## cpu_system
module cpu_system(
    input          clk,
    input          reset,
    output         imem_read,
    output [5:0]   imem_addr,
    input  [127:0] imem_rdata,
    input          imem_busywait,
    output         dmem_read,
    output         dmem_write,
    output [5:0]   dmem_addr,
    output [31:0]  dmem_wdata,
    input  [31:0]  dmem_rdata,
    input          dmem_busywait,
    output         ret_valid,
    output [31:0]  ret_pc,
    output         ret_rf_we,
    output [2:0]   ret_rf_waddr,
    output [7:0]   ret_rf_wdata
);
clock: 13.7 ns
lec_check: 0
cap_margin: 35
core_aspect_ratio: 1.02
core_margin: 2
core_utilization: 59
cts_cluster_size: 98
gpl_timing_driven: 0
slew_margin: 10
run.sh (not shown) runs the stock make flow with config.mk's settings and CLKGATE_MAP_FILE=.
Next try:
==> flow/config.mk (replaced) <==
export PLATFORM = sky130hd
export DESIGN_NAME = cpu_system
export DESIGN_NICKNAME = cpu_system
export VERILOG_FILES = /design/flow/design.v
export SDC_FILE = /design/flow/constraint.sdc
export NUM_CORES = 4
export LEC_CHECK = 0
export CAP_MARGIN = 20
export CORE_MARGIN = 2
export CORE_UTILIZATION = 30
export SLEW_MARGIN = 20
==> flow/constraint.sdc (replaced) <==
create_clock -name core_clock -period 11.6 [get_ports {clk}]
set_input_delay 2.3200 -clock core_clock [delete_from_list [all_inputs] [get_ports {clk}]]
set_output_delay 2.3200 -clock core_clock [all_outputs]
set_load 0.01 [all_outputs]
Cell count rises by 19%.
Synthesized area stays the same.
Sequential share of layout area falls by 0.21 points.
Next try:
--- a/flow/config.mk
+++ b/flow/config.mk
@@ -7,5 +7,8 @@
 export LEC_CHECK = 0
 export CAP_MARGIN = 20
+export CELL_PAD_IN_SITES_DETAIL_PLACEMENT = 1
 export CORE_MARGIN = 2
-export CORE_UTILIZATION = 30
+export CORE_UTILIZATION = 72
+export GPL_TIMING_DRIVEN = 0
 export SLEW_MARGIN = 20
+export TNS_END_PERCENT = 75
==> flow/constraint.sdc (replaced) <==
create_clock -name core_clock -period 9.0 [get_ports {clk}]
set_input_delay 1.8000 -clock core_clock [delete_from_list [all_inputs] [get_ports {clk}]]
set_output_delay 1.8000 -clock core_clock [all_outputs]
set_load 0.01 [all_outputs]
=>
- The changed run died in 3_5_place_dp
- synthesized area stays the same
- die area shrinks by about 60%
- synthesized cell count does not change
Next try:
--- a/flow/config.mk
+++ b/flow/config.mk
@@ -7,8 +7,5 @@
 export LEC_CHECK = 0
 export CAP_MARGIN = 20
-export CELL_PAD_IN_SITES_DETAIL_PLACEMENT = 1
 export CORE_MARGIN = 2
-export CORE_UTILIZATION = 72
-export GPL_TIMING_DRIVEN = 0
+export CORE_UTILIZATION = 60
 export SLEW_MARGIN = 20
-export TNS_END_PERCENT = 75
==> flow/constraint.sdc (replaced) <==
create_clock -name core_clock -period 5.4 [get_ports {clk}]
set_input_delay 1.0800 -clock core_clock [delete_from_list [all_inputs] [get_ports {clk}]]
set_output_delay 1.0800 -clock core_clock [all_outputs]
set_load 0.01 [all_outputs]
What happened: Now the flow finished but failed the layout checks on negative setup slack; die size rises by 20%; synthesized area is unchanged; synthesized cell count stays the same.
Next try:
--- a/flow/config.mk
+++ b/flow/config.mk
@@ -8,4 +8,4 @@
 export CAP_MARGIN = 20
 export CORE_MARGIN = 2
-export CORE_UTILIZATION = 60
+export CORE_UTILIZATION = 40
 export SLEW_MARGIN = 20
==> flow/constraint.sdc (replaced) <==
create_clock -name core_clock -period 5.37 [get_ports {clk}]
set_input_delay 1.0740 -clock core_clock [delete_from_list [all_inputs] [get_ports {clk}]]
set_output_delay 1.0740 -clock core_clock [all_outputs]
set_load 0.01 [all_outputs]
The changed run produced a layout that fails on negative setup slack. Non-clock buffer count went up by 64. Register-to-register slack gets better by 0.14 ns.
Next try:
--- a/flow/config.mk
+++ b/flow/config.mk
@@ -8,4 +8,6 @@
 export CAP_MARGIN = 20
 export CORE_MARGIN = 2
-export CORE_UTILIZATION = 40
+export CORE_UTILIZATION = 66
+export CTS_CLUSTER_SIZE = 17
+export SETUP_SLACK_MARGIN = 0.83
 export SLEW_MARGIN = 20
==> flow/constraint.sdc (replaced) <==
create_clock -name core_clock -period 5.4 [get_ports {clk}]
set_input_delay 1.0800 -clock core_clock [delete_from_list [all_inputs] [get_ports {clk}]]
set_output_delay 1.0800 -clock core_clock [all_outputs]
set_load 0.01 [all_outputs]
Result:
- The new run finished but fails on negative setup slack
- area after synthesis stays the same
- die area shrinks by 39%
- hold slack is better by 0.031 ns

========
Starting RTL as in the previous note.
clock: 15.1 ns
lec_check: 0
abc_area: 1
cap_margin: 20
cell_pad_in_sites_detail_placement: 1
cell_pad_in_sites_global_placement: 3
core_margin: 7
core_utilization: 42
cts_cluster_size: 34
gpl_routability_driven: 0
gpl_timing_driven: 0
hold_slack_margin: 0.05
max_routing_layer: met4
min_routing_layer: met2
place_density: 0.94
setup_slack_margin: 4.09
slew_margin: 20
tns_end_percent: 70
The first run completed without violations.
Change:
==> flow/config.mk (replaced) <==
export PLATFORM = sky130hd
export DESIGN_NAME = cpu_system
export DESIGN_NICKNAME = cpu_system
export VERILOG_FILES = /design/flow/design.v
export SDC_FILE = /design/flow/constraint.sdc
export NUM_CORES = 4
export LEC_CHECK = 0
export CAP_MARGIN = 20
export CORE_MARGIN = 2
export CORE_UTILIZATION = 40
export SLEW_MARGIN = 20
==> flow/constraint.sdc (replaced) <==
create_clock -name core_clock -period 9.72 [get_ports {clk}]
set_input_delay 1.9440 -clock core_clock [delete_from_list [all_inputs] [get_ports {clk}]]
set_output_delay 1.9440 -clock core_clock [all_outputs]
set_load 0.01 [all_outputs]
Result: The changed run went through all stages and came out clean; utilization is lower by 2.7 points; first-iteration DRC count shrinks by 73%; non-clock buffer count is lower by 157; hold slack gains 24 ps; global-route usage falls by 22 points; setup slack degrades by 4000 ps.
Change:
--- a/flow/config.mk
+++ b/flow/config.mk
@@ -8,2 +8,3 @@
 export CAP_MARGIN = 20
+export CELL_PAD_IN_SITES_DETAIL_PLACEMENT = 1
 export CORE_MARGIN = 2
==> flow/constraint.sdc (replaced) <==
create_clock -name core_clock -period 9.0 [get_ports {clk}]
set_input_delay 1.8000 -clock core_clock [delete_from_list [all_inputs] [get_ports {clk}]]
set_output_delay 1.8000 -clock core_clock [all_outputs]
set_load 0.01 [all_outputs]
What happened:
- With this change the flow finished but failed the layout checks on setup timing
- utilization came out higher by 1.8 points
- cell area climbs by 3.7%
- worst hold slack barely changes
- routed wire length climbs by 13%
- clock-buffer cell count went down by 5
- global-route usage goes up by 2.8 points
Change:
--- a/flow/config.mk
+++ b/flow/config.mk
@@ -8,5 +8,4 @@
 export CAP_MARGIN = 20
-export CELL_PAD_IN_SITES_DETAIL_PLACEMENT = 1
 export CORE_MARGIN = 2
-export CORE_UTILIZATION = 40
+export CORE_UTILIZATION = 66
 export SLEW_MARGIN = 20
==> flow/constraint.sdc (replaced) <==
create_clock -name core_clock -period 4.8 [get_ports {clk}]
set_input_delay 0.9600 -clock core_clock [delete_from_list [all_inputs] [get_ports {clk}]]
set_output_delay 0.9600 -clock core_clock [all_outputs]
set_load 0.01 [all_outputs]
Result: The new run finished but fails on setup timing; cell count shrinks by a few percent; first-iteration DRC count grows to 2.6 times its value; worst setup slack gets worse by 3400 ps; die size falls by well over a third; core utilization climbs by 37 points.
Change:
--- a/flow/config.mk
+++ b/flow/config.mk
@@ -7,5 +7,8 @@
 export LEC_CHECK = 0
-export CAP_MARGIN = 20
+export CAP_MARGIN = 40
 export CORE_MARGIN = 2
 export CORE_UTILIZATION = 66
+export CTS_CLUSTER_DIAMETER = 352
+export CTS_CLUSTER_SIZE = 17
+export SETUP_SLACK_MARGIN = 1.29
 export SLEW_MARGIN = 20
==> flow/constraint.sdc (replaced) <==
create_clock -name core_clock -period 5.4 [get_ports {clk}]
set_input_delay 1.0800 -clock core_clock [delete_from_list [all_inputs] [get_ports {clk}]]
set_output_delay 1.0800 -clock core_clock [all_outputs]
set_load 0.01 [all_outputs]
Effect:
- The changed run finished but fails on setup timing
- clock-buffer cell count came out lower by 19
- via count went down by 7.4%
- core utilization goes down by 1.6 points
- flip-flop count does not change
- routed wire length shrinks by 15%
- global-route usage is lower by 5.6 points
- first-iteration DRC count fell by 23%
- die size stays the same
Change:
==> flow/config.mk (replaced) <==
export PLATFORM = sky130hd
export DESIGN_NAME = cpu_system
export DESIGN_NICKNAME = cpu_system
export VERILOG_FILES = /design/flow/design.v
export SDC_FILE = /design/flow/constraint.sdc
export NUM_CORES = 4
export LEC_CHECK = 0
export CAP_MARGIN = 20
export CORE_MARGIN = 2
export CORE_UTILIZATION = 70
export CTS_CLUSTER_SIZE = 50
export HOLD_SLACK_MARGIN = 0.29
export PLACE_DENSITY_LB_ADDON = 0.0
export SETUP_SLACK_MARGIN = 1.42
export SLEW_MARGIN = 20
The changed run died in 5_1_grt on GRT-0232.
Synthesized area is unchanged.
Die area decreases by 5.6%.
Synthesized cell count does not change.

========
cpu_system again, from the RTL that the note above started with.
## cpu_system
module cpu_system(
    input          clk,
    input          reset,
    output         imem_read,
    output [5:0]   imem_addr,
    input  [127:0] imem_rdata,
    input          imem_busywait,
    output         dmem_read,
    output         dmem_write,
    output [5:0]   dmem_addr,
    output [31:0]  dmem_wdata,
    input  [31:0]  dmem_rdata,
    input          dmem_busywait,
    output         ret_valid,
    output [31:0]  ret_pc,
    output         ret_rf_we,
    output [2:0]   ret_rf_waddr,
    output [7:0]   ret_rf_wdata
);
clock: 9.51 ns
lec_check: 0
cap_margin: 5
cell_pad_in_sites_detail_placement: 2
cell_pad_in_sites_global_placement: 1
core_margin: 9
core_utilization: 67
cts_cluster_size: 74
gpl_routability_driven: 0
gpl_timing_driven: 1
hold_slack_margin: 0.07
min_routing_layer: met2
slew_margin: 20
tns_end_percent: 5
The baseline ended with an error in detailed placement (3_5_place_dp) (DPL-0033).
Change:
- CAP_MARGIN: 5 -> 20
- CELL_PAD_IN_SITES_DETAIL_PLACEMENT: 2 -> not set
- CORE_MARGIN: 9 -> 2
- CORE_UTILIZATION: 67 -> 46
- CTS_CLUSTER_SIZE: 74 -> 34
- GPL_TIMING_DRIVEN: 1 -> not set
- HOLD_SLACK_MARGIN: 0.07 -> not set
- MIN_ROUTING_LAYER: met2 -> met1
- PLACE_DENSITY: not set -> 0.61
- TNS_END_PERCENT: 5 -> not set
- clock period: 9.51 -> 15.1 ns (I/O delays scaled with it)
Outcome:
- The changed run finished with timing, DRC and antenna clean
- synthesized cell count is unchanged
- die size went up by 32%
- area after synthesis does not change
Change:
- CORE_UTILIZATION: 46 -> 59
- CTS_CLUSTER_SIZE: 34 -> 14
- clock period: 15.1 -> 6.99 ns (I/O delays scaled with it)
=>
- The new run finished with capacitance limit, slew limit, setup timing left
- global-route usage went up by 7.6 points
Change:
- CELL_PAD_IN_SITES_GLOBAL_PLACEMENT: 1 -> 0
- CORE_UTILIZATION: 59 -> 70
- CTS_CLUSTER_SIZE: 14 -> 20
- clock period: 6.99 -> 8.09 ns (I/O delays scaled with it)
Now the flow reached the layout checks and failed them: setup timing; critical path depth does not change; utilization came out higher by 9.8 points; die size came out lower by about 16%; cell count came out lower by about 5%; design area came out lower by about 5%; wire length came out higher by 14%; register-to-register slack improved by 0.37 ns; sequential cell count does not change; clock skew came out higher by 0.0058 ns.
